==> flow/design.v <==
`timescale 1ns / 1ps
module signed_mult(a , b , out);
    output [31:0] out;
    input signed [31:0] a;
    input signed [31:0] b;
    wire signed [63:0] mult_out;
    assign mult_out = a*b;
    assign out  = {mult_out[63] , mult_out[55:25]};
endmodule
`timescale 1ns / 1ps
module Lorenz(clk , rst , en , seed_x , seed_y , seed_z , x , y , z);
    wire signed [31:0] sigma = {7'b0001010 , 25'b0};  
    wire signed [31:0] beta = {7'b0000010 , 25'b1010101010101010101010101};  
    wire signed [31:0] rho = {7'b0011100 , 25'b0};  
    wire signed [31:0] scale = {7'b0000001 , 20'b10000000001010101010};
    wire signed [31:0] dt = {7'b0 , 20'b00000001000000000000};
    parameter signed [31:0] xo = {7'b1000001 , 25'b0};  
    parameter signed [31:0] yo = {7'b0 , 25'b0001100110011001100110011};  
    parameter signed [31:0] zo = {7'b0011001 , 25'b0};  
    input wire clk;
    input wire rst;
    input wire en;
    input wire signed [31:0] seed_x;
    input wire signed [31:0] seed_y;
    input wire signed [31:0] seed_z;
    output reg signed [31:0] x;
    output reg signed [31:0] y;
    output reg signed [31:0] z;
    reg signed [26:0] dx;
    reg signed [26:0] dy;
    reg signed [26:0] dz;
    wire signed [31:0] m1 , m2 , m3 , m4 , m5 , m6 , m7 , m8 , m9;
    signed_mult sm1 (.a(m1) , .b(sigma) , .out(m2));
    signed_mult sm2 (.a(m3) , .b(m4) , .out(m5));
    signed_mult sm3 (.a(m3) , .b(y) , .out(m6));
    signed_mult sm4 (.a(m7) , .b(beta) , .out(m8));
    assign m1 = (y - x) >>> 8;
    assign m3 = x >>> 8;
    assign m4 = rho - z;
    assign m7 = z >>> 8;
    assign m9 = (y >>> 8);
    always@(posedge clk)
    begin
        if (rst)
        begin
            x <= seed_x;
            y <= seed_y;
            z <= seed_z;
        end
        else if (en)
        begin
            x <= x + m2;
            y <= y + m5 - m9;
            z <= z + m6 - m8;
        end
    end
endmodule
`timescale 1ns / 1ps
module Slowclock(
    input clk,
    input rst,
    output slowclock,
    output slowclock_rise
    );
    reg [25:0] counter;
    reg clockout;
    always@(posedge clk)
    begin
        if (rst)
        begin
            counter <= 0;
            clockout <= 0;
        end
        else if( counter == 1)
        begin
            clockout <= !clockout;        
            counter <= 0;
        end
        else
            counter <= counter + 1;
    end
    assign slowclock = clockout;
    assign slowclock_rise = (counter == 1) && !clockout;
endmodule
`timescale 1ns / 1ps
module UART_Tx1
    #(parameter CLKS_PER_BIT = 435)
    (
        input clk,
        input rst,
        input Tx_s,
        input [7:0] Tx_Data,
        output Tx_Active,
        output reg Tx_serial_out,
        output Tx_Done
    );
    localparam TX_IDLE = 3'b000;
    localparam TX_START_BIT = 3'b001;
    localparam TX_DATA_SEND = 3'b010;
    localparam TX_STOP = 3'b011;
    localparam TX_CLEAN = 3'b100;
    reg [2:0] MAIN_STATE;
    reg [9:0] clk_count;
    reg [2:0] Bit_Index;
    reg [7:0] Send_Data;
    reg       Done;
    reg       Active;
    always@(posedge clk)
    begin
        if (rst)
        begin
            MAIN_STATE <= TX_IDLE;
            clk_count <= 0;
            Bit_Index <= 0;
            Send_Data <= 0;
            Done <= 1'b0;
            Active <= 1'b0;
            Tx_serial_out <= 1'b1;
        end
        else
        case(MAIN_STATE)
            TX_IDLE:
                begin
                    Tx_serial_out <= 1'b1;
                    Done <= 1'b0;
                    clk_count <= 1'b0;
                    Bit_Index <= 1'b0;
                    if(Tx_s == 1'b1)
                        begin
                            Active <= 1'b1;
                            Send_Data <= Tx_Data;
                            MAIN_STATE <= TX_START_BIT;
                        end
                     else
                        MAIN_STATE <= TX_IDLE;
                end
            TX_START_BIT:
                begin
                    Tx_serial_out <= 1'b0;
                    if(clk_count < CLKS_PER_BIT - 1)
                        begin
                            clk_count <= clk_count + 1;
                            MAIN_STATE <= TX_START_BIT;
                        end
                    else
                        begin    
                            clk_count <= 1'b0;
                            MAIN_STATE <= TX_DATA_SEND;
                        end
                end       
            TX_DATA_SEND:
                begin
                    Tx_serial_out <= Send_Data[Bit_Index];
                    if(clk_count < CLKS_PER_BIT - 1)
                        begin
                            clk_count <= clk_count + 1;
                            MAIN_STATE <= TX_DATA_SEND;
                        end
                    else
                        begin
                            clk_count <= 1'b0;
                            if(Bit_Index < 7)
                                begin
                                    Bit_Index <= Bit_Index + 1;
                                    MAIN_STATE <= TX_DATA_SEND;
                                end
                            else
                                begin
                                    Bit_Index <= 1'b0;
                                    MAIN_STATE <= TX_STOP;
                                end
                        end
                end
            TX_STOP:
                begin
                    Tx_serial_out <= 1'b1;
                    if(clk_count < CLKS_PER_BIT - 1)
                        begin
                            clk_count <= clk_count + 1;
                            MAIN_STATE <= TX_STOP;
                        end
                    else
                        begin
                            Done <= 1'b1;
                            clk_count <= 1'b0;
                            MAIN_STATE <= TX_CLEAN;
                            Active <= 1'b0;
                        end    
                end
            TX_CLEAN:
                begin
                    Done <= 1'b1;
                    MAIN_STATE <= TX_IDLE;
                end
            default:
                MAIN_STATE <= TX_IDLE;    
        endcase
    end
    assign Tx_Active = Active;
    assign Tx_Done = Done;
endmodule
`timescale 1ns / 1ps
module delta_sigma_dac(clk, rst, PWM_in, PWM_out);
input wire clk;
input wire rst;
input wire [15:0] PWM_in;
output reg PWM_out;
reg [16:0] PWM_accumulator;
wire [16:0] PWM_sum = PWM_accumulator + PWM_in;
always @(posedge clk) 
begin
     if (rst)
     begin
          PWM_accumulator <= 0;
          PWM_out <= 0;
     end
     else
     begin
          PWM_out <= PWM_sum[16];
          PWM_accumulator <= {1'b0, PWM_sum[15:0]};
     end
end 
endmodule
`timescale 1ns / 1ps
module Lorenz3D(
    clk,
    rst,
    seed_x,
    seed_y,
    seed_z,
    pinX,
    pinY,
    pinZ,
	serial_data,
    x,
    y,
    z
    );
	input wire clk;
    input wire rst;
    input wire [31:0] seed_x;
    input wire [31:0] seed_y;
    input wire [31:0] seed_z;
    output wire pinX;
    output wire pinY;
    output wire pinZ;
    output wire serial_data;
    output wire [31:0] x;
    output wire [31:0] y;
    output wire [31:0] z;
    reg [2:0] i;
    wire [7:0] inputdata;
    wire       done_bit;
    reg        start;
    wire       active;
    wire       out_serial;
    reg        triger;
    reg [3:0] count;
	wire signed [31:0] xm , ym , zm;
	wire signed [31:0] scale = {7'b0001001 , 25'b0000001111010111000010100};
	reg [31:0] key; 
	reg [2:0]  i_n;
	reg        start_n;
	reg        triger_n;
	reg [31:0] key_n;
	wire slowclock;
	wire slowclock_rise;
	Slowclock clock ( .clk(clk), .rst(rst), .slowclock(slowclock), .slowclock_rise(slowclock_rise));
    Lorenz  L1(
     .clk(clk),
     .rst(rst),
     .en(slowclock_rise),
     .seed_x(seed_x),
     .seed_y(seed_y),
     .seed_z(seed_z),
     .x(x),
     .y(y),
     .z(z)
    );
	UART_Tx1  #(435) U1 ( .clk(clk), .rst(rst), .Tx_s(start), .Tx_Data(inputdata), .Tx_Active(active),  .Tx_serial_out(out_serial), .Tx_Done(done_bit));
	always@(posedge clk)
    begin
        i_n = i;
        start_n = start;
        triger_n = triger;
        key_n = key;
        if(done_bit == 1'b1)
        begin
            i_n = i_n + 1;
        end
        if( i_n == 3'b000 && triger_n == 1'b1)
        begin
            key_n = x;            
            start_n = 1;
            triger_n = 0;
        end
        if(i_n == 3'b100)
        begin
            i_n = 0;
            triger_n = 1;
        end
        if (rst)
        begin
            i <= 0;
            start <= 0;
            triger <= 1;
        end
        else
        begin
            i <= i_n;
            start <= start_n;
            triger <= triger_n;
            key <= key_n;
        end
    end
	delta_sigma_dac d1 (.clk(clk), .rst(rst), .PWM_in(x[31:9]), .PWM_out(pinX));
    delta_sigma_dac d2 (.clk(clk), .rst(rst), .PWM_in(y[31:9]), .PWM_out(pinY));
	delta_sigma_dac d3 (.clk(clk), .rst(rst), .PWM_in(z[31:9]), .PWM_out(pinZ));
	signed_mult sm1 (.a(x) , .b(scale) , .out(xm));
	signed_mult sm2 (.a(y) , .b(scale) , .out(ym));
	signed_mult sm3 (.a(z) , .b(scale) , .out(zm));
	assign serial_data = out_serial;
    assign inputdata = key[((i + 1) * 8 - 1) -: 8];
endmodule
==> flow/config.mk <==
export PLATFORM = sky130hd
export DESIGN_NAME = Lorenz3D
export DESIGN_NICKNAME = Lorenz3D
export VERILOG_FILES = /design/flow/design.v
export SDC_FILE = /design/flow/constraint.sdc
export NUM_CORES = 4
export LEC_CHECK = 0
export ABC_AREA = 1
export CAP_MARGIN = 20
export CORE_MARGIN = 2
export CORE_UTILIZATION = 72
export CTS_CLUSTER_DIAMETER = 396
export CTS_CLUSTER_SIZE = 96
export SETUP_SLACK_MARGIN = 3.19
export SLEW_MARGIN = 20
export TNS_END_PERCENT = 10
==> flow/constraint.sdc <==
create_clock -name core_clock -period 11.1 [get_ports {clk}]
set_input_delay 2.2200 -clock core_clock [delete_from_list [all_inputs] [get_ports {clk}]]
set_output_delay 2.2200 -clock core_clock [all_outputs]
set_load 0.01 [all_outputs]
==> flow/run.sh <==
#!/bin/bash
# the make line also repeats each setting of config.mk as NAME=value (left out here)
make -C /OpenROAD-flow-scripts/flow DESIGN_CONFIG=/design/flow/config.mk WORK_HOME=/design/flow/orfs CLKGATE_MAP_FILE= finish
==> flow_summary.yaml, run 1 <==
# yosys + openroad results
global_route:
  gr-usage-all-layers_pct: 75.3
  overflow: 282
yosys:
  synthTopCellsByArea: "fa_1, inv_1, ha_1"
  async_flop_share_pct: 0
  edf_count: 128
  mux_area_share_pct: 0.0232
  syn_inst: 11144
  ys_cells: 11144
  ys.warnings.count: 8
  yosysTopAreaCellShare_pct: 41.2
  top_cell: "inv_1"
  aoi_share_pct: 6.71
  ys_sh_simple_pct: 19.2
  postSynthSeqShare_pct: 7.04
  ff_type: "edfxtp_1"
  synth.logic.top_family: "adder cells"
  ys_sh_xor_pct: 1.69
  synth_cell_type_count: 58
  top_area_cell: "fa_1"
  synth_area_um2: 86200
  common_cells: "inv_1, nand2_1, fa_1, nor2_1, ha_1"
  ys_area_um2: 86200
  ys_ff: 239
  syn_nets: 13737
  ys_sh_adder_pct: 51.7
  syn_avg_cell_area_um2: 7.73
cts:
  hold_buffers: 0
  htreeDepth: 1
  clock_path_buffers: 3
  cts_buffers: 6
  clock_sinks: 239
  clockRootBuffer: "clkbuf_16"
outcome:
  tool.error: "[ERROR GRT-0232] Routing congestion too high. Check the congestion heatmap in the GUI."
  status: "stopped before the end"
  lastStage: "5_1_grt"
place:
  place.gp.congestion: 1.11
  numPortBuffers: 197
  dp_hpwl_um: 271000
  place_area_um2: 90900
  dp.cells: 12837
floorplanning:
  core_um2: 118000
  fp_util_pct: 72.8
  die_h_um: 350
  io_pins: 198
  die_width_um: 350
  num_rows: 126
  chip_area_um2: 122000
==> stage by stage <==
step | setup WS (ps) | util, %
after floorplan | 2220 | -
after global placement | 258 | 76.8
after detailed placement | 168 | 76.8
after CTS | 1440 | 79.9
==> timing repair <==
| item | 4_1_cts |
|---|---|
| pin swaps | 160 |
| resized | 454 |
| buffers inserted | 166 |
| gates cloned | 5 |
| setup endpoints to repair | 64 |
==> per-layer routing <==
metal / overflow / GRT usage, %
met4: 74 / 61.6
met5: 4 / 33.6
met3: 42 / 64.2
met2: 127 / 90.8
met1: 35 / 78.4
==> inputs of run 2 (changes only) <==
ABC_AREA = default   (was 1)
CAP_MARGIN = 10   (was 20)
CELL_PAD_IN_SITES_GLOBAL_PLACEMENT = 3   (was default)
CORE_ASPECT_RATIO = 1.03   (was default)
CORE_UTILIZATION = 40   (was 72)
CTS_CLUSTER_DIAMETER = 308   (was 396)
CTS_CLUSTER_SIZE = default   (was 96)
GPL_TIMING_DRIVEN = 0   (was default)
MAX_ROUTING_LAYER = met5   (was default)
MIN_ROUTING_LAYER = met1   (was default)
PLACE_DENSITY_LB_ADDON = 0.04   (was default)
SETUP_SLACK_MARGIN = -0.43   (was 3.19)
TNS_END_PERCENT = 90   (was 10)
clock period = 20.0 ns   (was 11.1 ns; I/O delays follow)
==> flow_summary.yaml, run 2 <==
# yosys + openroad results
cts:
  clk_latency_ps: 640
  cts_tree: "done"
  cts_buffers: 28
  htreeDepth: 1
  clock_path_buffers: 3
  clockRootBuffer: "clkbuf_16"
  cts.clk_slew.worst_paths_ps: 70
  clock_sinks: 239
  hold_buffers: 0
  cts_resized: 0
  cts_setup_buffers: 0
route:
  drcViolationCount: 0
  postRouteAntennaNets: 0
  viasPerCell: 5.17
  vias: 58008
  drt-pass1-iter-count: 5
  initialDrtViolationCount: 4130
  avgRoutedWirePerCell_um: 27.3
  drt-total-wl_um: 306000
yosys:
  synth_cell_type_count: 77
  ys_area_um2: 77200
  ys_ff: 239
  syn_inst: 8349
  top_cell: "inv_1"
  aoi_share_pct: 5.98
  ys_sh_simple_pct: 13.5
  synthTopCellsByArea: "fa_1, ha_1, inv_1"
  synth_area_um2: 77200
  ys.warnings.count: 8
  ff_type: "edfxtp_1"
  edf_count: 128
  top_area_cell: "fa_1"
  common_cells: "inv_1, fa_1, nand2_1, ha_1, nor2_1"
  ys_sh_adder_pct: 57.7
  synth.logic.top_family: "adder cells"
  yosysTopAreaCellShare_pct: 46.0
  postSynthSeqShare_pct: 7.86
  ys_cells: 8349
  async_flop_share_pct: 0
  syn_avg_cell_area_um2: 9.25
  ys_sh_xor_pct: 3.56
  syn_nets: 10942
  mux_area_share_pct: 0.371
global_route:
  top_usage_layer: "met2"
  antenna_found_initial: 38
  gr-usage-all-layers_pct: 31.8
  grt_first_pass_wirelength_um: 448000
  met3_usage_pct: 4.15
  grtUsageMet1_pct: 41.9
  grt_pass1_vias: 62803
  groute.layer.met2.usage_pct: 52.2
  overflow: 0
  grt_max_degree: 34
critical_path:
  critical_path.max_stage_delay_ps: 810
  cpLargestDelayFamily: "adder cells"
  cp.required_ps: 20380
  critical_path_buf_inv_count: 7
  critical_path.max_fanout: 11
  critPathKind: "flop to flop"
  regToRegSetupSlack_ps: 2610
  setup.worst_path.start: "L1.z[0]"
  slowest_stage: "edfxtp_1"
  crit_path_end_kind: "flop"
  reg2reg_from: "L1.z[0]"
  cp-start-kind: "flop"
  cp-endpoint: "L1.y[31]"
  reg2reg_depth: 45
  critPathMostFrequentCell: "fa_1"
  worstPathArrival_ps: 17770
  r2r_end: "L1.y[31]"
  crit_cells: 45
timing:
  fin_crit_sh_pct: 87.0
  skew_ps: 62.3
  finalSetupViolCount: 0
  slew_headroom_pct: 17.5
  setup-tns-final_ps: 0
  slew_viol_final: 0
  worstMarginPinSlew_ps: 1240
  whs_ps: 448
  max_freq_mhz: 57.5
  finalHoldViolCount: 0
  rsz0062_at_grt: "false"
  min_period_ps: 17390
floorplanning:
  die_width_um: 437
  die_h_um: 450
  num_rows: 163
  fp_util_pct: 40.3
  io_pins: 198
  chip_area_um2: 197000
  core_um2: 192000
place:
  place.gp.congestion: 0.946
  dp_hpwl_um: 260000
  numPortBuffers: 196
  place_area_um2: 83300
job:
  warnings: 57
  maxCapViolations: 0
outcome:
  status: "finished clean"
hold_path:
  hold_start: "U1.MAIN_STATE[1]"
  hold_path_end: "U1.MAIN_STATE[0]"
  min_path_cells: 2
  min_path_type: "flop to flop"
final_layout:
  final_area_um2: 84200
  area_growth_pct: 9.10
  final_core_util_pct: 43.9
  nets: 11205
  fill_cells: 19177
-- run 2: area by class of cell --
| class | count | area [um2] | area share (%) |
|---|---|---|---|
| Timing Repair Buffer | 233 | 2490 | 2.95 |
| Clock buffer | 38 | 790 | 0.937 |
| Multi-Input combinational cell | 5839 | 62900 | 74.7 |
| Inverter | 1950 | 7320 | 8.69 |
| Sequential cell | 239 | 6070 | 7.20 |
| Antenna cell | 22 | 55.1 | 0.0654 |
| Tap cell | 2557 | 3200 | 3.80 |
| Buffer | 321 | 1270 | 1.51 |
| Clock inverter | 14 | 135 | 0.160 |
-- run 2: metrics by stage --
| stage | std cells | setup WS [ps] |
|---|---|---|
| final | 11213 | 2610 |
| after global routing | 11195 | 2210 |
| after CTS | 11191 | 2960 |
| after detailed placement | 11139 | 2930 |
| after global placement | 11102 | 1440 |
| after floorplan | 8349 | 7760 |
-- run 2: layer usage --
metal / share of wire [%] / vias up
met5: 0.019 / -
met4: 5.5 / 10
met3: 5.7 / 397
met2: 47 / 1788
met1: 42 / 30217
li1: - / 25596
==> inputs of run 3 (changes only) <==
CAP_MARGIN = 20   (was 10)
CELL_PAD_IN_SITES_GLOBAL_PLACEMENT = default   (was 3)
CORE_ASPECT_RATIO = default   (was 1.03)
CORE_UTILIZATION = 58   (was 40)
CTS_CLUSTER_DIAMETER = default   (was 308)
GPL_TIMING_DRIVEN = default   (was 0)
MAX_ROUTING_LAYER = default   (was met5)
MIN_ROUTING_LAYER = default   (was met1)
PLACE_DENSITY_LB_ADDON = default   (was 0.04)
SETUP_SLACK_MARGIN = default   (was -0.43)
TNS_END_PERCENT = default   (was 90)
clock period = 10.9 ns   (was 20.0 ns; I/O delays follow)
==> flow_summary.yaml, run 3 <==
# yosys + openroad results
timing:
  finalSetupViolCount: 10
  worstMarginPinSlew_ps: 1120
  fin_crit_sh_pct: 103
  setup-tns-final_ps: -2270
  finalWorstSetupSlack_ps: -361
  finalHoldViolCount: 0
  skew_ps: 29.7
  slew_viol_final: 0
  max_freq_mhz: 88.8
  slew_headroom_pct: 24.6
  min_period_ps: 11260
  whs_ps: 474
  rsz0062_at_grt: "true"
floorplanning:
  fp_util_pct: 58.6
  io_pins: 198
  die_h_um: 369
  chip_area_um2: 136000
  num_rows: 133
  core_um2: 132000
  die_width_um: 369
critical_path:
  critical_path_buf_inv_count: 7
  critPathKind: "flop to flop"
  slowest_stage: "fa_1"
  cp-endpoint: "L1.y[30]"
  critical_path.max_stage_delay_ps: 540
  reg2reg_from: "L1.z[8]"
  crit_cells: 50
  critPathMostFrequentCell: "fa_1"
  regToRegSetupSlack_ps: -360
  worstPathArrival_ps: 11620
  cp.required_ps: 11260
  crit_path_end_kind: "flop"
  cpLargestDelayFamily: "adder cells"
  r2r_end: "L1.y[30]"
  critical_path.max_fanout: 8
  reg2reg_depth: 50
  cp-start-kind: "flop"
  setup.worst_path.start: "L1.z[8]"
route:
  initialDrtViolationCount: 4455
  postRouteAntennaNets: 0
  drcViolationCount: 0
  drt-total-wl_um: 251000
  drt-pass1-iter-count: 8
  viasPerCell: 5.57
  vias: 59835
  avgRoutedWirePerCell_um: 23.3
global_route:
  grtUsageMet1_pct: 48.2
  grt_pass1_vias: 63820
  groute.layer.met2.usage_pct: 59.2
  overflow: 0
  antenna_found_initial: 12
  gr-usage-all-layers_pct: 38.0
  grt_first_pass_wirelength_um: 383000
  grt_max_degree: 101
  met3_usage_pct: 10.6
  top_usage_layer: "met2"
yosys:
  async_flop_share_pct: 0
  edf_count: 128
  ys.warnings.count: 8
  ys_sh_adder_pct: 57.7
  syn_nets: 10942
  syn_avg_cell_area_um2: 9.25
  synth_cell_type_count: 77
  synthTopCellsByArea: "fa_1, ha_1, inv_1"
  synth_area_um2: 77200
  ys_area_um2: 77200
  common_cells: "inv_1, fa_1, nand2_1, ha_1, nor2_1"
  synth.logic.top_family: "adder cells"
  ff_type: "edfxtp_1"
  syn_inst: 8349
  ys_ff: 239
  aoi_share_pct: 5.98
  ys_cells: 8349
  ys_sh_simple_pct: 13.5
  top_cell: "inv_1"
  top_area_cell: "fa_1"
  postSynthSeqShare_pct: 7.86
  yosysTopAreaCellShare_pct: 46.0
  ys_sh_xor_pct: 3.56
  mux_area_share_pct: 0.371
cts:
  clock_path_buffers: 3
  clk_latency_ps: 630
  clock_sinks: 239
  cts_buffers: 37
  hold_buffers: 0
  htreeDepth: 2
  clockRootBuffer: "clkbuf_16"
  cts.clk_slew.worst_paths_ps: 60
  cts_tree: "done"
final_layout:
  nets: 11546
  final_core_util_pct: 67.4
  area_growth_pct: 15.0
  final-instance-count-excl-fill: 10740
place:
  place.gp.congestion: 1.02
  numPortBuffers: 197
  dp_hpwl_um: 211000
  dp.cells: 10631
hold_path:
  hold_path_end: "U1.MAIN_STATE[0]"
  min_path_cells: 2
  min_path_type: "flop to flop"
  hold_start: "U1.MAIN_STATE[1]"
outcome:
  violations: "setup timing"
  status: "failed layout checks"
job:
  maxCapViolations: 0
  warnings: 65
==> run 3: per-stage QoR <==
step                setup WS [ps]  cell area [um2]
floorplan                    -204            77500
finish                       -361            88800
CTS                          -312            88100
global placement             -730            86100
detailed placement           -810            86100
global route                 -862            88800
==> run 3: area by class of cell <==
cell class / count / area (um2)
repair buffers: 886 / 7870
clock inverters: 16 / 230
multi-input cells: 5839 / 64000
fillers: 10838 / 43000
well taps: 1755 / 2200
diodes: 4 / 10.0
flip-flops and latches: 239 / 6070
inverters: 1950 / 7330
clock buffers: 51 / 1060
==> run 3: per-layer routing <==
metal	share of wire, %	vias up
li1	-	26263
met1	38	30502
met2	45	2443
met3	10	617
met4	6.7	10
met5	0.026	-
==> run 3: what timing repair did <==
| action | CTS | global route |
|---|---|---|
| pin swaps | 76 | 53 |
| setup endpoints to repair | 24 | 36 |
| buffers inserted | 22 | 17 |
| gates resized | 111 | 117 |
==> inputs of run 4 (changes only) <==
CAP_MARGIN = 0   (was 20)
CORE_UTILIZATION = 72   (was 58)
CTS_CLUSTER_SIZE = 25   (was default)
HOLD_SLACK_MARGIN = -0.07   (was default)
MAX_ROUTING_LAYER = met4   (was default)
SETUP_SLACK_MARGIN = -0.6   (was default)
SLEW_MARGIN = 10   (was 20)
TNS_END_PERCENT = 60   (was default)
clock period = 10.4 ns   (was 10.9 ns; I/O delays follow)
==> flow_summary.yaml, run 4 <==
# yosys + openroad results
timing:
  max_freq_mhz: 85.1
  skew_ps: 86.7
  fin_crit_sh_pct: 113
  whs_ps: 471
  finalWorstSetupSlack_ps: -1340
  finalSetupViolCount: 30
  slew_viol_final: 0
  worstMarginPinSlew_ps: 1160
  rsz0062_at_grt: "true"
  finalHoldViolCount: 0
  min_period_ps: 11740
  slew_headroom_pct: 22.4
yosys:
  edf_count: 128
  ys.warnings.count: 8
  synthTopCellsByArea: "fa_1, ha_1, inv_1"
  ys_sh_adder_pct: 57.7
  syn_nets: 10942
  ff_type: "edfxtp_1"
  mux_area_share_pct: 0.371
  yosysTopAreaCellShare_pct: 46.0
  synth_area_um2: 77200
  ys_cells: 8349
  synth.logic.top_family: "adder cells"
  syn_inst: 8349
  ys_ff: 239
  syn_avg_cell_area_um2: 9.25
  ys_sh_simple_pct: 13.5
  synth_cell_type_count: 77
  top_area_cell: "fa_1"
  top_cell: "inv_1"
  ys_sh_xor_pct: 3.56
  aoi_share_pct: 5.98
  common_cells: "inv_1, fa_1, nand2_1, ha_1, nor2_1"
  postSynthSeqShare_pct: 7.86
  ys_area_um2: 77200
  async_flop_share_pct: 0
final_layout:
  fill_cells: 6312
  area_growth_pct: 14.6
  final_core_util_pct: 82.9
  nets: 11622
floorplanning:
  fp_util_pct: 72.3
  core_um2: 107000
  io_pins: 198
  die_width_um: 331
  num_rows: 120
  die_h_um: 331
  chip_area_um2: 110000
hold_path:
  min_path_cells: 1
  hold_path_end: "U1.MAIN_STATE[0]"
  hold_start: "start"
  min_path_type: "flop to flop"
route:
  viasPerCell: 6.03
  drt-pass1-iter-count: 8
  avgRoutedWirePerCell_um: 24.3
  drcViolationCount: 0
  postRouteAntennaNets: 0
  drt-total-wl_um: 255000
  initialDrtViolationCount: 5790
  vias: 63115
critical_path:
  regToRegSetupSlack_ps: -1340
  setup.worst_path.start: "L1.z[9]"
  slowest_stage: "fa_1"
  crit_path_end_kind: "flop"
  critPathKind: "flop to flop"
  reg2reg_depth: 49
  critPathMostFrequentCell: "fa_1"
  cp-start-kind: "flop"
  critical_path.max_fanout: 4
  r2r_end: "L1.y[31]"
  reg2reg_from: "L1.z[9]"
  worstPathArrival_ps: 12090
  cp-endpoint: "L1.y[31]"
  critical_path_buf_inv_count: 12
  cp.required_ps: 10750
  cpLargestDelayFamily: "adder cells"
  critical_path.max_stage_delay_ps: 580
  crit_cells: 49
cts:
  clk_latency_ps: 700
  clockRootBuffer: "clkbuf_16"
  cts_tree: "done"
  cts.clk_slew.worst_paths_ps: 70
  clock_path_buffers: 3
  htreeDepth: 1
  clock_sinks: 239
  cts_buffers: 31
global_route:
  antenna_found_initial: 14
  top_usage_layer: "met2"
  met3_usage_pct: 17.0
  grt_first_pass_wirelength_um: 390000
  gr-usage-all-layers_pct: 49.0
  overflow: 0
  grtUsageMet1_pct: 54.7
  groute.layer.met2.usage_pct: 72.6
  grt_max_degree: 79
  grt_pass1_vias: 69034
place:
  place.gp.congestion: 1.04
  pre_cts_ws_ps: -1490
  dp_hpwl_um: 211000
  numPortBuffers: 197
outcome:
  violations: "setup timing"
  status: "failed layout checks"
job:
  warnings: 62
  maxCapViolations: 0
[run 4: layer usage]
layer | vias to the layer above | part of all wire, % | routed length [um]
li1 | 26428 | - | -
met1 | 31397 | 33 | 83200
met2 | 3912 | 44 | 113000
met3 | 1378 | 13 | 33700
met4 | 0 | 9.9 | 25300
met5 | - | 0 | 0
[run 4: what timing repair did]
| item | in CTS | in global routing |
|---|---|---|
| pin swaps | 35 | 52 |
| hold buffers | 0 | 0 |
| setup endpoints to repair | 25 | 36 |
| setup buffers | 20 | 18 |
| endpoints found under the hold margin | 0 | 0 |
| gates resized | 70 | 83 |
[run 4: stage by stage]
step / instances / setup TNS, ps / area, um2
floorplan: 8349 / -4550 / 77500
global placement: 10368 / -16080 / 86400
detailed placement: 10368 / -26820 / 86400
CTS: 10442 / -17720 / 87900
global route: 10469 / -32020 / 88400
finish: 10474 / -20720 / 88500
[run 4: layout make-up]
cell class,instances,area (um2),area share [%]
Timing Repair Buffer,968,8480,9.59
Clock inverter,20,214,0.242
Tap cell,1403,1760,1.98
Multi-Input combinational cell,5839,63700,72.0
Antenna cell,17,42.5,0.0481
Sequential cell,239,6070,6.86
Inverter,1950,7320,8.27
Clock buffer,38,855,0.966
==> inputs of run 5 (changes only) <==
CAP_MARGIN = 20   (was 0)
CORE_UTILIZATION = 71   (was 72)
CTS_CLUSTER_SIZE = default   (was 25)
HOLD_SLACK_MARGIN = default   (was -0.07)
SETUP_SLACK_MARGIN = 1.5   (was -0.6)
SLEW_MARGIN = 20   (was 10)
TNS_END_PERCENT = default   (was 60)
clock period = 11.6 ns   (was 10.4 ns; I/O delays follow)
==> flow_summary.yaml, run 5 <==
# yosys + openroad results
critical_path:
  critical_path_buf_inv_count: 11
  slowest_stage: "or4_4"
  setup.worst_path.start: "L1.z[10]"
  cp-start-kind: "flop"
  critical_path.max_stage_delay_ps: 550
  reg2reg_depth: 48
  cp.required_ps: 11980
  critPathMostFrequentCell: "fa_1"
  critPathKind: "flop to flop"
  r2r_end: "L1.y[31]"
  cpLargestDelayFamily: "adder cells"
  crit_cells: 48
  critical_path.max_fanout: 5
  reg2reg_from: "L1.z[10]"
  cp-endpoint: "L1.y[31]"
  worstPathArrival_ps: 12020
  regToRegSetupSlack_ps: -40
  crit_path_end_kind: "flop"
cts:
  cts.clk_slew.worst_paths_ps: 70
  clk_latency_ps: 650
  cts_tree: "done"
  clock_sinks: 239
  cts_buffers: 35
  clockRootBuffer: "clkbuf_16"
  hold_buffers: 0
  htreeDepth: 2
  clock_path_buffers: 3
yosys:
  ys_area_um2: 77200
  ys_cells: 8349
  synthTopCellsByArea: "fa_1, ha_1, inv_1"
  yosysTopAreaCellShare_pct: 46.0
  top_area_cell: "fa_1"
  ys.warnings.count: 8
  synth_cell_type_count: 77
  syn_avg_cell_area_um2: 9.25
  syn_inst: 8349
  async_flop_share_pct: 0
  edf_count: 128
  postSynthSeqShare_pct: 7.86
  ys_sh_xor_pct: 3.56
  common_cells: "inv_1, fa_1, nand2_1, ha_1, nor2_1"
  mux_area_share_pct: 0.371
  ys_sh_simple_pct: 13.5
  synth.logic.top_family: "adder cells"
  top_cell: "inv_1"
  ff_type: "edfxtp_1"
  synth_area_um2: 77200
  syn_nets: 10942
  ys_ff: 239
  aoi_share_pct: 5.98
  ys_sh_adder_pct: 57.7
timing:
  finalSetupViolCount: 1
  slew_viol_final: 0
  min_period_ps: 11640
  fin_crit_sh_pct: 100
  finalHoldViolCount: 0
  max_freq_mhz: 85.9
  skew_ps: 56.0
  finalWorstSetupSlack_ps: -44.7
  whs_ps: 462
  setup-tns-final_ps: -44.7
  worstMarginPinSlew_ps: 1180
  rsz0062_at_grt: "true"
  slew_headroom_pct: 21.3
job:
  maxCapViolations: 0
  warnings: 62
floorplanning:
  core_um2: 108000
  die_width_um: 334
  chip_area_um2: 111000
  die_h_um: 334
  fp_util_pct: 71.8
  num_rows: 120
  io_pins: 198
place:
  dp_hpwl_um: 204000
  numPortBuffers: 197
  place.gp.congestion: 1.06
  pre_cts_ws_ps: -187
final_layout:
  regArea_um2: 6070
  fill_cells: 6467
  final_core_util_pct: 81.4
  logic_area_um2: 64800
  nets: 11337
  area_growth_pct: 13.3
route:
  postRouteAntennaNets: 0
  avgRoutedWirePerCell_um: 25.5
  viasPerCell: 6.11
  drt-pass1-iter-count: 7
  vias: 62310
  drcViolationCount: 0
  initialDrtViolationCount: 6417
  drt-total-wl_um: 260000
global_route:
  overflow: 0
  antenna_found_initial: 22
  gr-usage-all-layers_pct: 49.1
  grt_max_degree: 97
  grt_first_pass_wirelength_um: 392000
  grt_pass1_vias: 67744
hold_path:
  hold_path_end: "U1.MAIN_STATE[0]"
  hold_start: "U1.MAIN_STATE[1]"
  min_path_type: "flop to flop"
  min_path_cells: 2
outcome:
  status: "failed layout checks"
  violations: "setup timing"
-- run 5: timing repair --
item,4_1_cts,5_1_grt
gates resized,241,206
setup endpoints to repair,47,45
pin swaps,133,137
gates cloned,4,0
buffers inserted,86,55
-- run 5: through the flow --
step / instance area [um2] / std cells
3_3_place_gp: 83000 / 9964
4_1_cts: 86100 / 10119
3_5_place_dp: 83000 / 9965
6_report: 87500 / 10196
2_1_floorplan: 77500 / 8349
5_1_grt: 87500 / 10195
-- run 5: cell type report --
class / instances / area share, %
inverters: 1950 / 8.40
multi-input cells: 5839 / 74.0
diodes: 22 / 0.0629
clock buffers: 43 / 1.05
repair buffers: 679 / 7.35
well taps: 1403 / 2.01
clock inverters: 21 / 0.217
flip-flops and latches: 239 / 6.93
-- run 5: layer usage --
metal	vias up	part of all wire (%)	global-route usage, %
li1	25859	-	-
met1	30973	33	55.5
met2	4032	44	72.3
met3	1446	14	17.6
met4	0	9.7	36.1
met5	-	0	-
==> inputs of run 6 (changes only) <==
CORE_UTILIZATION = 72   (was 71)
CTS_CLUSTER_SIZE = 25   (was default)
SETUP_SLACK_MARGIN = default   (was 1.5)
SLEW_MARGIN = 10   (was 20)
TNS_END_PERCENT = 60   (was default)
clock period = 11.1 ns   (was 11.6 ns; I/O delays follow)
==> flow_summary.yaml, run 6 <==
# yosys + openroad results
outcome:
  status: "failed layout checks"
  violations: "setup timing"
critical_path:
  slowest_stage: "fa_1"
  cp-start-kind: "flop"
  reg2reg_depth: 45
  crit_cells: 45
  critPathKind: "flop to flop"
  cpLargestDelayFamily: "adder cells"
  cp.required_ps: 11470
  worstPathArrival_ps: 11830
  cp-endpoint: "L1.y[31]"
  critical_path.max_stage_delay_ps: 570
  critical_path_buf_inv_count: 7
  setup.worst_path.start: "L1.z[8]"
  critPathMostFrequentCell: "fa_1"
  reg2reg_from: "L1.z[8]"
  crit_path_end_kind: "flop"
  regToRegSetupSlack_ps: -370
  critical_path.max_fanout: 4
  r2r_end: "L1.y[31]"
global_route:
  grt_max_degree: 93
  grt_first_pass_wirelength_um: 377000
  grt_pass1_vias: 66165
  antenna_found_initial: 12
  gr-usage-all-layers_pct: 47.3
  overflow: 0
yosys:
  synth_cell_type_count: 77
  top_cell: "inv_1"
  ys_cells: 8349
  top_area_cell: "fa_1"
  synth_area_um2: 77200
  edf_count: 128
  ys_sh_xor_pct: 3.56
  aoi_share_pct: 5.98
  mux_area_share_pct: 0.371
  syn_inst: 8349
  syn_nets: 10942
  async_flop_share_pct: 0
  ys_sh_adder_pct: 57.7
  common_cells: "inv_1, fa_1, nand2_1, ha_1, nor2_1"
  postSynthSeqShare_pct: 7.86
  ff_type: "edfxtp_1"
  synth.logic.top_family: "adder cells"
  syn_avg_cell_area_um2: 9.25
  ys_area_um2: 77200
  ys_sh_simple_pct: 13.5
  ys_ff: 239
  ys.warnings.count: 8
  yosysTopAreaCellShare_pct: 46.0
  synthTopCellsByArea: "fa_1, ha_1, inv_1"
cts:
  clock_sinks: 239
  clock_path_buffers: 3
  hold_buffers: 0
  cts_tree: "done"
  cts.clk_slew.worst_paths_ps: 60
  clockRootBuffer: "clkbuf_16"
  clk_latency_ps: 680
  cts_buffers: 31
  htreeDepth: 1
place:
  place.gp.congestion: 1.05
  dp_hpwl_um: 202000
  numPortBuffers: 197
floorplanning:
  io_pins: 198
  fp_util_pct: 72.3
  core_um2: 107000
  die_width_um: 331
  chip_area_um2: 110000
  num_rows: 120
  die_h_um: 331
timing:
  finalWorstSetupSlack_ps: -365
  min_period_ps: 11470
  slew_viol_final: 0
  finalSetupViolCount: 10
  fin_crit_sh_pct: 103
  rsz0062_at_grt: "true"
  max_freq_mhz: 87.2
  finalHoldViolCount: 0
  slew_headroom_pct: 25.1
  skew_ps: 48.3
  setup-tns-final_ps: -2490
  worstMarginPinSlew_ps: 1120
  whs_ps: 479
route:
  vias: 61398
  met1_length_um: 80900
  wl_met3_um: 32300
  top_layer: "met4"
  drcViolationCount: 0
  wl_met2_um: 110000
  drt-total-wl_um: 245000
  avgRoutedWirePerCell_um: 23.8
  postRouteAntennaNets: 0
  drt-pass1-iter-count: 8
  initialDrtViolationCount: 5779
  viasPerCell: 5.97
final_layout:
  nets: 11435
  final_core_util_pct: 81.1
  area_growth_pct: 12.2
hold_path:
  min_path_type: "flop to flop"
  hold_path_end: "clock.counter[0]"
  hold_start: "clock.counter[0]"
  min_path_cells: 1
job:
  maxCapViolations: 0
  warnings: 62
[run 6: layout make-up]
class,count,area (um2)
Antenna cell,7,17.5
Clock buffer,42,911
Clock inverter,16,133
Fill cell,6946,20100
Inverter,1950,7320
Multi-Input combinational cell,5839,63600
Sequential cell,239,6070
Tap cell,1403,1760
Timing Repair Buffer,781,6830
[run 6: what timing repair did]
| action | in CTS | in global routing |
|---|---|---|
| endpoints found under the setup margin | 21 | 31 |
| pin swaps | 47 | 22 |
| buffers inserted | 14 | 25 |
| resized | 68 | 59 |
[run 6: stage by stage]
stage	cell area (um2)	setup WS [ps]	cells
floorplan	77500	-4.42	8349
CTS	86100	-210	10245
finish	86600	-365	10277
global placement	84700	-495	10172
detailed placement	84700	-763	10173
global route	86600	-744	10277
[run 6: layer usage]
layer / up-vias / track usage [%]
met5: - / -
met4: 0 / 32.0
met3: 1060 / 16.1
met2: 3547 / 70.9
met1: 30759 / 54.0
li1: 26032 / -
==> inputs of run 7 (changes only) <==
CORE_UTILIZATION = 40   (was 72)
CTS_CLUSTER_SIZE = default   (was 25)
MAX_ROUTING_LAYER = default   (was met4)
SETUP_SLACK_MARGIN = -1.05   (was default)
SLEW_MARGIN = 20   (was 10)
TNS_END_PERCENT = default   (was 60)
clock period = 14.1 ns   (was 11.1 ns; I/O delays follow)
==> flow_summary.yaml, run 7 <==
# yosys + openroad results
critical_path:
  crit_path_end_kind: "flop"
  critPathMostFrequentCell: "fa_1"
  cp-endpoint: "L1.y[31]"
  r2r_end: "L1.y[31]"
  regToRegSetupSlack_ps: 580
  worstPathArrival_ps: 13860
  crit_cells: 45
  critical_path.max_stage_delay_ps: 650
  setup.worst_path.start: "L1.z[4]"
  critPathKind: "flop to flop"
  cp-start-kind: "flop"
  critical_path_buf_inv_count: 6
  reg2reg_from: "L1.z[4]"
  reg2reg_depth: 45
  slowest_stage: "a2111oi_0"
  critical_path.max_fanout: 23
  cp.required_ps: 14440
  cpLargestDelayFamily: "adder cells"
cts:
  cts_buffers: 29
  cts.clk_slew.worst_paths_ps: 70
  clockRootBuffer: "clkbuf_16"
  clk_latency_ps: 630
  cts_tree: "done"
  cts_resized: 0
  htreeDepth: 1
  cts_setup_buffers: 0
  clock_path_buffers: 3
  hold_buffers: 0
  clock_sinks: 239
floorplanning:
  die_width_um: 443
  num_rows: 161
  fp_util_pct: 40.2
  die_h_um: 443
  core_um2: 192000
  chip_area_um2: 197000
  io_pins: 198
yosys:
  ys_cells: 8349
  async_flop_share_pct: 0
  postSynthSeqShare_pct: 7.86
  synth.logic.top_family: "adder cells"
  syn_inst: 8349
  top_cell: "inv_1"
  synth_area_um2: 77200
  mux_area_share_pct: 0.371
  ff_type: "edfxtp_1"
  ys_ff: 239
  common_cells: "inv_1, fa_1, nand2_1, ha_1, nor2_1"
  edf_count: 128
  synthTopCellsByArea: "fa_1, ha_1, inv_1"
  top_area_cell: "fa_1"
  syn_nets: 10942
  yosysTopAreaCellShare_pct: 46.0
  syn_avg_cell_area_um2: 9.25
  ys_sh_adder_pct: 57.7
  synth_cell_type_count: 77
  ys_sh_simple_pct: 13.5
  ys_area_um2: 77200
  ys.warnings.count: 8
  aoi_share_pct: 5.98
  ys_sh_xor_pct: 3.56
timing:
  finalHoldViolCount: 0
  slew_headroom_pct: 22.4
  finalWorstSetupSlack_ps: 579
  skew_ps: 37.0
  fin_crit_sh_pct: 95.9
  min_period_ps: 13520
  worstMarginPinSlew_ps: 1160
  slew_viol_final: 0
  max_freq_mhz: 74.0
  finalSetupViolCount: 0
final_layout:
  fill_cells: 18768
  area_growth_pct: 8.39
  nets: 10997
place:
  pre_cts_ws_ps: 845
  dp_hpwl_um: 196000
  numPortBuffers: 197
  place.gp.congestion: 0.924
global_route:
  antenna_found_initial: 23
  overflow: 0
  groute.layer.met2.usage_pct: 42.1
  gr-usage-all-layers_pct: 25.5
  grtUsageMet1_pct: 32.7
  top_usage_layer: "met2"
  grt_first_pass_wirelength_um: 379000
  grt_max_degree: 210
  met3_usage_pct: 4.09
  grt_pass1_vias: 61809
route:
  vias: 57453
  viasPerCell: 5.24
  drt-pass1-iter-count: 7
  avgRoutedWirePerCell_um: 22.4
  drt-total-wl_um: 246000
  postRouteAntennaNets: 0
  drcViolationCount: 0
  initialDrtViolationCount: 4331
hold_path:
  hold_start: "start"
  min_path_type: "flop to flop"
  hold_path_end: "U1.MAIN_STATE[0]"
  min_path_cells: 1
job:
  maxCapViolations: 0
  warnings: 61
outcome:
  status: "finished clean"
[run 7: per-layer routing]
metal,vias up,routed length [um]
met5,-,52
met3,468,18900
li1,25150,-
met1,29717,95800
met2,2116,117000
met4,2,14300
[run 7: cell type report]
cell class / count / area, um2 / share of cell area (%)
multi-input cells: 5839 / 62900 / 75.2
inverters: 1950 / 7320 / 8.75
flip-flops and latches: 239 / 6070 / 7.25
repair buffers: 345 / 3240 / 3.87
well taps: 2526 / 3160 / 3.78
clock buffers: 35 / 822 / 0.982
clock inverters: 18 / 143 / 0.170
diodes: 14 / 35.0 / 0.0419
[run 7: through the flow]
stage	TNS [ps]	hold slack, ps	util, %	cells	area (um2)
floorplan	0	418	-	8349	77200
global placement	0	447	43.0	10899	82700
detailed placement	0	454	43.0	10899	82700
CTS	0	471	43.5	10952	83700
global route	-82.3	486	43.5	10959	83700
finish	0	461	43.5	10966	83700
==> inputs of run 8 (changes only) <==
ABC_AREA = 1   (was default)
CAP_MARGIN = 15   (was 20)
CELL_PAD_IN_SITES_DETAIL_PLACEMENT = 2   (was default)
CELL_PAD_IN_SITES_GLOBAL_PLACEMENT = 2   (was default)
CORE_UTILIZATION = 38   (was 40)
SETUP_SLACK_MARGIN = 0.53   (was -1.05)
clock period = 16.0 ns   (was 14.1 ns; I/O delays follow)
==> flow_summary.yaml, run 8 <==
# yosys + openroad results
outcome:
  status: "finished clean"
timing:
  finalWorstSetupSlack_ps: 2790
  setup-tns-final_ps: 0
  rsz0062_at_grt: "false"
  finalSetupViolCount: 0
  max_freq_mhz: 75.7
  slew_headroom_pct: 11.8
  fin_crit_sh_pct: 82.6
  slew_viol_final: 0
  finalHoldViolCount: 0
  min_period_ps: 13210
  skew_ps: 97.6
  worstMarginPinSlew_ps: 1310
place:
  place.gp.congestion: 0.978
  dp.cells: 14177
  numPortBuffers: 197
  dp_hpwl_um: 352000
  pre_cts_ws_ps: 3080
yosys:
  syn_nets: 13737
  synth.logic.top_family: "adder cells"
  mux_area_share_pct: 0.0232
  syn_inst: 11144
  ys_area_um2: 86200
  syn_avg_cell_area_um2: 7.73
  common_cells: "inv_1, nand2_1, fa_1, nor2_1, ha_1"
  top_area_cell: "fa_1"
  synth_cell_type_count: 58
  yosysTopAreaCellShare_pct: 41.2
  ff_type: "edfxtp_1"
  ys.warnings.count: 8
  ys_ff: 239
  postSynthSeqShare_pct: 7.04
  synth_area_um2: 86200
  aoi_share_pct: 6.71
  edf_count: 128
  ys_cells: 11144
  ys_sh_adder_pct: 51.7
  ys_sh_simple_pct: 19.2
  synthTopCellsByArea: "fa_1, inv_1, ha_1"
  async_flop_share_pct: 0
  ys_sh_xor_pct: 1.69
  top_cell: "inv_1"
floorplanning:
  chip_area_um2: 231000
  fp_util_pct: 38.3
  io_pins: 198
  die_h_um: 480
  core_um2: 225000
  die_width_um: 480
  num_rows: 174
critical_path:
  reg2reg_depth: 44
  slowest_stage: "nand2_1"
  cp.required_ps: 16400
  critical_path_buf_inv_count: 9
  crit_cells: 44
  cp-start-kind: "flop"
  worstPathArrival_ps: 13610
  critical_path.max_fanout: 24
  r2r_end: "L1.y[30]"
  cp-endpoint: "L1.y[30]"
  cpLargestDelayFamily: "adder cells"
  regToRegSetupSlack_ps: 2790
  setup.worst_path.start: "L1.z[0]"
  critical_path.max_stage_delay_ps: 790
  critPathMostFrequentCell: "nand2_1"
  crit_path_end_kind: "flop"
  reg2reg_from: "L1.z[0]"
  critPathKind: "flop to flop"
cts:
  cts_buffers: 37
  clk_latency_ps: 690
  clock_path_buffers: 3
  hold_buffers: 0
  cts_resized: 0
  clockRootBuffer: "clkbuf_16"
  cts_tree: "done"
  cts_setup_buffers: 0
  cts.clk_slew.worst_paths_ps: 70
  htreeDepth: 2
  clock_sinks: 239
hold_path:
  min_path_cells: 2
  hold_start: "U1.clk_count[9]"
  hold_path_end: "U1.clk_count[9]"
  min_path_type: "flop to flop"
route:
  viasPerCell: 5.49
  postRouteAntennaNets: 0
  initialDrtViolationCount: 5667
  vias: 78270
  avgRoutedWirePerCell_um: 29.5
  drt-pass1-iter-count: 5
  drt-total-wl_um: 420000
  drcViolationCount: 0
global_route:
  gr-usage-all-layers_pct: 36.7
  grt_pass1_vias: 89722
  grt_first_pass_wirelength_um: 613000
  antenna_found_initial: 38
  overflow: 0
  grt_max_degree: 70
job:
  warnings: 59
  maxCapViolations: 0
final_layout:
  final-instance-count-excl-fill: 14254
  nets: 13817
  area_growth_pct: 8.19
  fill_cells: 26026
-- run 8: routing by layer --
layer | up-vias | track usage, % | routed length (um)
li1 | 33309 | - | -
met1 | 41407 | 47.7 | 175000
met2 | 2732 | 59.4 | 193000
met3 | 814 | 5.51 | 27100
met4 | 8 | 18.6 | 25400
met5 | - | 0 | 58
-- run 8: cell type report --
type	instances	area (um2)	share of cell area [%]
inverters	2822	10600	11.4
repair buffers	344	3140	3.37
diodes	9	22.5	0.0242
clock buffers	56	1110	1.19
multi-input cells	7780	68400	73.4
clock inverters	12	148	0.158
flip-flops and latches	239	6070	6.51
well taps	2992	3740	4.02
-- run 8: metrics by stage --
stage	cell area (um2)	hold slack [ps]	utilization [%]
after floorplan	86200	411	-
after global placement	91900	428	40.8
after detailed placement	91900	466	40.8
after CTS	93200	476	41.4
after global routing	93200	490	41.4
final	93200	468	41.4
==> inputs of run 9 (changes only) <==
ABC_AREA = default   (was 1)
CAP_MARGIN = 20   (was 15)
CELL_PAD_IN_SITES_DETAIL_PLACEMENT = default   (was 2)
CELL_PAD_IN_SITES_GLOBAL_PLACEMENT = default   (was 2)
CORE_UTILIZATION = 72   (was 38)
CTS_CLUSTER_DIAMETER = 41   (was default)
CTS_CLUSTER_SIZE = 39   (was default)
PLACE_DENSITY = 0.65   (was default)
SETUP_SLACK_MARGIN = default   (was 0.53)
clock period = 15.5 ns   (was 16.0 ns; I/O delays follow)
==> flow_summary.yaml, run 9 <==
# yosys + openroad results
critical_path:
  critical_path_buf_inv_count: 6
  slowest_stage: "nor2_1"
  cp.required_ps: 15880
  critPathKind: "flop to flop"
  crit_path_end_kind: "flop"
  cp-endpoint: "L1.y[30]"
  reg2reg_from: "L1.z[0]"
  crit_cells: 49
  worstPathArrival_ps: 14490
  setup.worst_path.start: "L1.z[0]"
  critPathMostFrequentCell: "fa_1"
  regToRegSetupSlack_ps: 1380
  critical_path.max_stage_delay_ps: 650
  r2r_end: "L1.y[30]"
  reg2reg_depth: 49
  critical_path.max_fanout: 24
  cpLargestDelayFamily: "adder cells"
  cp-start-kind: "flop"
global_route:
  grt_pass1_vias: 64516
  overflow: 0
  gr-usage-all-layers_pct: 45.3
  grt_max_degree: 154
  antenna_found_initial: 12
  grt_first_pass_wirelength_um: 373000
yosys:
  ys_sh_adder_pct: 57.7
  ys_sh_xor_pct: 3.56
  syn_inst: 8349
  synth_area_um2: 77200
  mux_area_share_pct: 0.371
  synth_cell_type_count: 77
  syn_nets: 10942
  top_area_cell: "fa_1"
  ys.warnings.count: 8
  ys_sh_simple_pct: 13.5
  yosysTopAreaCellShare_pct: 46.0
  async_flop_share_pct: 0
  common_cells: "inv_1, fa_1, nand2_1, ha_1, nor2_1"
  synthTopCellsByArea: "fa_1, ha_1, inv_1"
  syn_avg_cell_area_um2: 9.25
  ys_ff: 239
  top_cell: "inv_1"
  ff_type: "edfxtp_1"
  edf_count: 128
  ys_area_um2: 77200
  ys_cells: 8349
  synth.logic.top_family: "adder cells"
  aoi_share_pct: 5.98
  postSynthSeqShare_pct: 7.86
final_layout:
  final_area_um2: 82900
  nets: 11004
  final_core_util_pct: 77.7
  area_growth_pct: 7.39
place:
  dp_hpwl_um: 188000
  place.gp.congestion: 1.03
  place_area_um2: 81200
  numPortBuffers: 197
hold_path:
  hold_path_end: "clock.counter[0]"
  hold_start: "clock.counter[0]"
  min_path_cells: 1
  min_path_type: "flop to flop"
timing:
  setup-tns-final_ps: 0
  worstMarginPinSlew_ps: 1210
  skew_ps: 68.2
  slew_viol_final: 0
  finalHoldViolCount: 0
  rsz0062_at_grt: "false"
  slew_headroom_pct: 19.3
  min_period_ps: 14120
  max_freq_mhz: 70.8
  whs_ps: 485
  fin_crit_sh_pct: 91.1
  finalSetupViolCount: 0
route:
  postRouteAntennaNets: 0
  avgRoutedWirePerCell_um: 24.2
  drt-total-wl_um: 238000
  drcViolationCount: 0
  initialDrtViolationCount: 5240
  viasPerCell: 6.04
  drt-pass1-iter-count: 12
  vias: 59563
floorplanning:
  die_h_um: 331
  core_um2: 107000
  io_pins: 198
  die_width_um: 331
  num_rows: 120
  chip_area_um2: 110000
  fp_util_pct: 72.3
outcome:
  status: "finished clean"
job:
  warnings: 65
  maxCapViolations: 0
cts:
  clockRootBuffer: "clkbuf_16"
  htreeDepth: 2
  cts_resized: 0
  cts_buffers: 48
  cts_setup_buffers: 0
  hold_buffers: 0
  cts_tree: "done"
  clk_latency_ps: 660
  clock_sinks: 239
  cts.clk_slew.worst_paths_ps: 60
  clock_path_buffers: 3
==> run 9: through the flow <==
step	setup slack (ps)	std cells
6_report	1380	9854
5_1_grt	646	9851
4_1_cts	1570	9849
3_5_place_dp	1610	9762
3_3_place_gp	1820	9762
2_1_floorplan	3260	8349
==> run 9: metal layers <==
layer | track usage (%) | up-vias | wire [um]
li1 | - | 25167 | -
met1 | 56.1 | 29964 | 83100
met2 | 69.1 | 3446 | 105000
met3 | 15.1 | 974 | 31200
met4 | 27.9 | 12 | 19200
met5 | 0 | - | 74
==> run 9: cell type report <==
type	count	area [um2]
well taps	1403	1760
fillers	7353	23800
clock buffers	59	1360
flip-flops and latches	239	6070
diodes	3	7.51
multi-input cells	5839	63000
clock inverters	28	320
repair buffers	333	3100
inverters	1950	7320
==> inputs of run 10 (changes only) <==
CTS_CLUSTER_DIAMETER = default   (was 41)
CTS_CLUSTER_SIZE = 14   (was 39)
HOLD_SLACK_MARGIN = 0.29   (was default)
MAX_ROUTING_LAYER = met4   (was default)
PLACE_DENSITY = default   (was 0.65)
SETUP_SLACK_MARGIN = 1.27   (was default)
clock period = 10.9 ns   (was 15.5 ns; I/O delays follow)
==> flow_summary.yaml, run 10 <==
# yosys + openroad results
route:
  drt-total-wl_um: 274000
  viasPerCell: 6.20
  avgRoutedWirePerCell_um: 26.1
  drt-pass1-iter-count: 12
  drcViolationCount: 0
  vias: 65306
  initialDrtViolationCount: 7327
  postRouteAntennaNets: 0
hold_path:
  min_path_cells: 2
  hold_path_end: "U1.MAIN_STATE[0]"
  min_path_type: "flop to flop"
  hold_start: "U1.MAIN_STATE[1]"
global_route:
  groute.layer.met2.usage_pct: 74.7
  antenna_found_initial: 20
  overflow: 0
  grt_pass1_vias: 70108
  grt_max_degree: 78
  gr-usage-all-layers_pct: 50.7
  met3_usage_pct: 19.6
  top_usage_layer: "met2"
  grt_first_pass_wirelength_um: 403000
  grtUsageMet1_pct: 56.3
critical_path:
  critPathKind: "flop to flop"
  worstPathArrival_ps: 11920
  regToRegSetupSlack_ps: -640
  setup.worst_path.start: "L1.z[9]"
  r2r_end: "L1.y[31]"
  cp-start-kind: "flop"
  slowest_stage: "fa_1"
  cp-endpoint: "L1.y[31]"
  reg2reg_from: "L1.z[9]"
  reg2reg_depth: 42
  critical_path_buf_inv_count: 9
  cp.required_ps: 11270
  critPathMostFrequentCell: "fa_1"
  critical_path.max_fanout: 17
  cpLargestDelayFamily: "adder cells"
  crit_cells: 42
  critical_path.max_stage_delay_ps: 560
  crit_path_end_kind: "flop"
yosys:
  syn_nets: 10942
  mux_area_share_pct: 0.371
  ff_type: "edfxtp_1"
  synth_cell_type_count: 77
  syn_inst: 8349
  common_cells: "inv_1, fa_1, nand2_1, ha_1, nor2_1"
  ys_cells: 8349
  ys_ff: 239
  edf_count: 128
  syn_avg_cell_area_um2: 9.25
  aoi_share_pct: 5.98
  ys_sh_xor_pct: 3.56
  top_area_cell: "fa_1"
  async_flop_share_pct: 0
  ys_sh_simple_pct: 13.5
  ys_sh_adder_pct: 57.7
  yosysTopAreaCellShare_pct: 46.0
  postSynthSeqShare_pct: 7.86
  synth_area_um2: 77200
  ys_area_um2: 77200
  top_cell: "inv_1"
  synthTopCellsByArea: "fa_1, ha_1, inv_1"
  synth.logic.top_family: "adder cells"
  ys.warnings.count: 8
cts:
  cts.clk_slew.worst_paths_ps: 70
  clock_sinks: 239
  clk_latency_ps: 680
  cts_tree: "done"
  cts_buffers: 30
  clock_path_buffers: 3
  htreeDepth: 1
  clockRootBuffer: "clkbuf_16"
timing:
  whs_ps: 453
  rsz0062_at_grt: "true"
  slew_viol_final: 0
  min_period_ps: 11540
  finalWorstSetupSlack_ps: -642
  slew_headroom_pct: 18.0
  max_freq_mhz: 86.6
  finalHoldViolCount: 0
  worstMarginPinSlew_ps: 1220
  finalSetupViolCount: 19
  fin_crit_sh_pct: 106
  skew_ps: 45.0
job:
  maxCapViolations: 0
  warnings: 62
place:
  numPortBuffers: 197
  place.gp.congestion: 1.07
  place_area_um2: 85300
  pre_cts_ws_ps: -705
  dp.cells: 10243
  dp_hpwl_um: 209000
outcome:
  violations: "setup timing"
  status: "failed layout checks"
floorplanning:
  io_pins: 198
  die_h_um: 331
  fp_util_pct: 72.3
  die_width_um: 331
  core_um2: 107000
  chip_area_um2: 110000
  num_rows: 120
final_layout:
  final_area_um2: 90400
  final-instance-count-excl-fill: 10529
  nets: 11650
  area_growth_pct: 17.1
## run 10: repair_timing
item / 4_1_cts / 5_1_grt
setup endpoints to repair: 51 / 53
cloned: 4 / 0
pin swaps: 226 / 165
gates resized: 352 / 218
hold buffers: 0 / 0
setup buffers: 131 / 50
## run 10: routing by layer
metal,wire (um),share of wire (%)
met1,85400,31
met2,119000,44
met3,41600,15
met4,27900,10
met5,0,0
## run 10: layout make-up
class	instances	area [um2]
diodes	45	113
clock buffers	37	800
clock inverters	19	176
fillers	5625	16400
inverters	1950	7350
multi-input cells	5839	65000
flip-flops and latches	239	6070
well taps	1403	1760
repair buffers	997	9070
## run 10: metrics by stage
stage | utilization (%) | setup TNS, ps
global route | 84.6 | -12690
floorplan | - | -540
global placement | 79.9 | -5120
CTS | 83.3 | -1750
detailed placement | 79.9 | -8690
finish | 84.7 | -6780
==> inputs of run 11 (changes only) <==
CELL_PAD_IN_SITES_GLOBAL_PLACEMENT = 0   (was default)
CTS_CLUSTER_SIZE = 86   (was 14)
GPL_TIMING_DRIVEN = 1   (was default)
HOLD_SLACK_MARGIN = default   (was 0.29)
MAX_ROUTING_LAYER = default   (was met4)
PLACE_DENSITY_LB_ADDON = 0.06   (was default)
SETUP_SLACK_MARGIN = 3.31   (was 1.27)
TNS_END_PERCENT = 20   (was default)
clock period = 11.5 ns   (was 10.9 ns; I/O delays follow)
==> flow_summary.yaml, run 11 <==
# yosys + openroad results
place:
  dp.cells: 9980
  numPortBuffers: 197
  dp_hpwl_um: 194000
  place_area_um2: 83300
  place.gp.congestion: 1.02
critical_path:
  critPathMostFrequentCell: "fa_1"
  worstPathArrival_ps: 11980
  setup.worst_path.start: "L1.z[8]"
  cp-start-kind: "flop"
  cp-endpoint: "L1.y[27]"
  crit_cells: 48
  critical_path.max_fanout: 13
  critPathKind: "flop to flop"
  r2r_end: "L1.y[27]"
  critical_path_buf_inv_count: 10
  cp.required_ps: 11860
  regToRegSetupSlack_ps: -120
  crit_path_end_kind: "flop"
  reg2reg_depth: 48
  critical_path.max_stage_delay_ps: 540
  reg2reg_from: "L1.z[8]"
  cpLargestDelayFamily: "adder cells"
  slowest_stage: "fa_1"
timing:
  fin_crit_sh_pct: 101
  slew_viol_final: 0
  finalSetupViolCount: 4
  finalHoldViolCount: 0
  worstMarginPinSlew_ps: 1250
  finalWorstSetupSlack_ps: -121
  skew_ps: 47.0
  max_freq_mhz: 86.1
  slew_headroom_pct: 16.3
  setup-tns-final_ps: -305
  min_period_ps: 11620
  rsz0062_at_grt: "true"
yosys:
  syn_nets: 10942
  ys.warnings.count: 8
  mux_area_share_pct: 0.371
  synth_area_um2: 77200
  yosysTopAreaCellShare_pct: 46.0
  ys_sh_simple_pct: 13.5
  postSynthSeqShare_pct: 7.86
  ys_ff: 239
  aoi_share_pct: 5.98
  edf_count: 128
  synthTopCellsByArea: "fa_1, ha_1, inv_1"
  syn_avg_cell_area_um2: 9.25
  async_flop_share_pct: 0
  ys_cells: 8349
  ys_sh_adder_pct: 57.7
  synth_cell_type_count: 77
  ys_area_um2: 77200
  ff_type: "edfxtp_1"
  syn_inst: 8349
  common_cells: "inv_1, fa_1, nand2_1, ha_1, nor2_1"
  top_area_cell: "fa_1"
  synth.logic.top_family: "adder cells"
  ys_sh_xor_pct: 3.56
  top_cell: "inv_1"
cts:
  clockRootBuffer: "clkbuf_16"
  cts_tree: "done"
  htreeDepth: 1
  clock_sinks: 239
  clk_latency_ps: 700
  cts_buffers: 31
  cts.clk_slew.worst_paths_ps: 70
  clock_path_buffers: 3
hold_path:
  min_path_cells: 2
  hold_path_end: "U1.MAIN_STATE[0]"
  hold_start: "U1.MAIN_STATE[1]"
  min_path_type: "flop to flop"
route:
  viasPerCell: 6.08
  drt-total-wl_um: 261000
  drt-pass1-iter-count: 7
  vias: 62112
  initialDrtViolationCount: 6088
  postRouteAntennaNets: 0
  drcViolationCount: 0
  avgRoutedWirePerCell_um: 25.5
final_layout:
  final-instance-count-excl-fill: 10222
  area_growth_pct: 14.0
  final_area_um2: 88000
  nets: 11377
  fill_cells: 6646
outcome:
  status: "failed layout checks"
  violations: "setup timing"
floorplanning:
  num_rows: 120
  chip_area_um2: 110000
  die_width_um: 331
  core_um2: 107000
  io_pins: 198
  fp_util_pct: 72.3
  die_h_um: 331
global_route:
  grt_first_pass_wirelength_um: 373000
  grt_pass1_vias: 65117
  grt_max_degree: 135
  antenna_found_initial: 19
  gr-usage-all-layers_pct: 45.2
  overflow: 0
job:
  maxCapViolations: 0
  warnings: 63
run 11: cell type report:
cell class | count | area [um2] | share of cell area [%]
clock inverters | 19 | 204 | 0.232
inverters | 1950 | 7390 | 8.39
well taps | 1403 | 1760 | 2.00
diodes | 10 | 25.0 | 0.0284
multi-input cells | 5840 | 64800 | 73.6
repair buffers | 722 | 6880 | 7.82
clock buffers | 39 | 890 | 1.01
flip-flops and latches | 239 | 6070 | 6.89
run 11: repair_timing:
item / CTS / global route
hold endpoints to repair: 0 / 0
hold buffers: 0 / 0
gates resized: 41 / 390
buffers inserted: 29 / 124
cloned: 1 / 19
setup endpoints to repair: 74 / 78
pin swaps: 23 / 196
run 11: routing by layer:
metal | wire length, um | track usage, % | part of all wire, %
met1 | 84800 | 54.5 | 33
met3 | 38100 | 14.9 | 15
met4 | 24600 | 29.9 | 9.5
met5 | 259 | 0.261 | 0.099
met2 | 113000 | 70.0 | 43
run 11: per-stage QoR:
step                      hold WS [ps]  setup slack, ps  utilization (%)
final                              453             -121             82.4
after floorplan                    418              398                -
after detailed placement           438            -57.1             78.0
after CTS                          454              172             79.5
after global routing               522             -516             82.4
after global placement             426              209             78.0
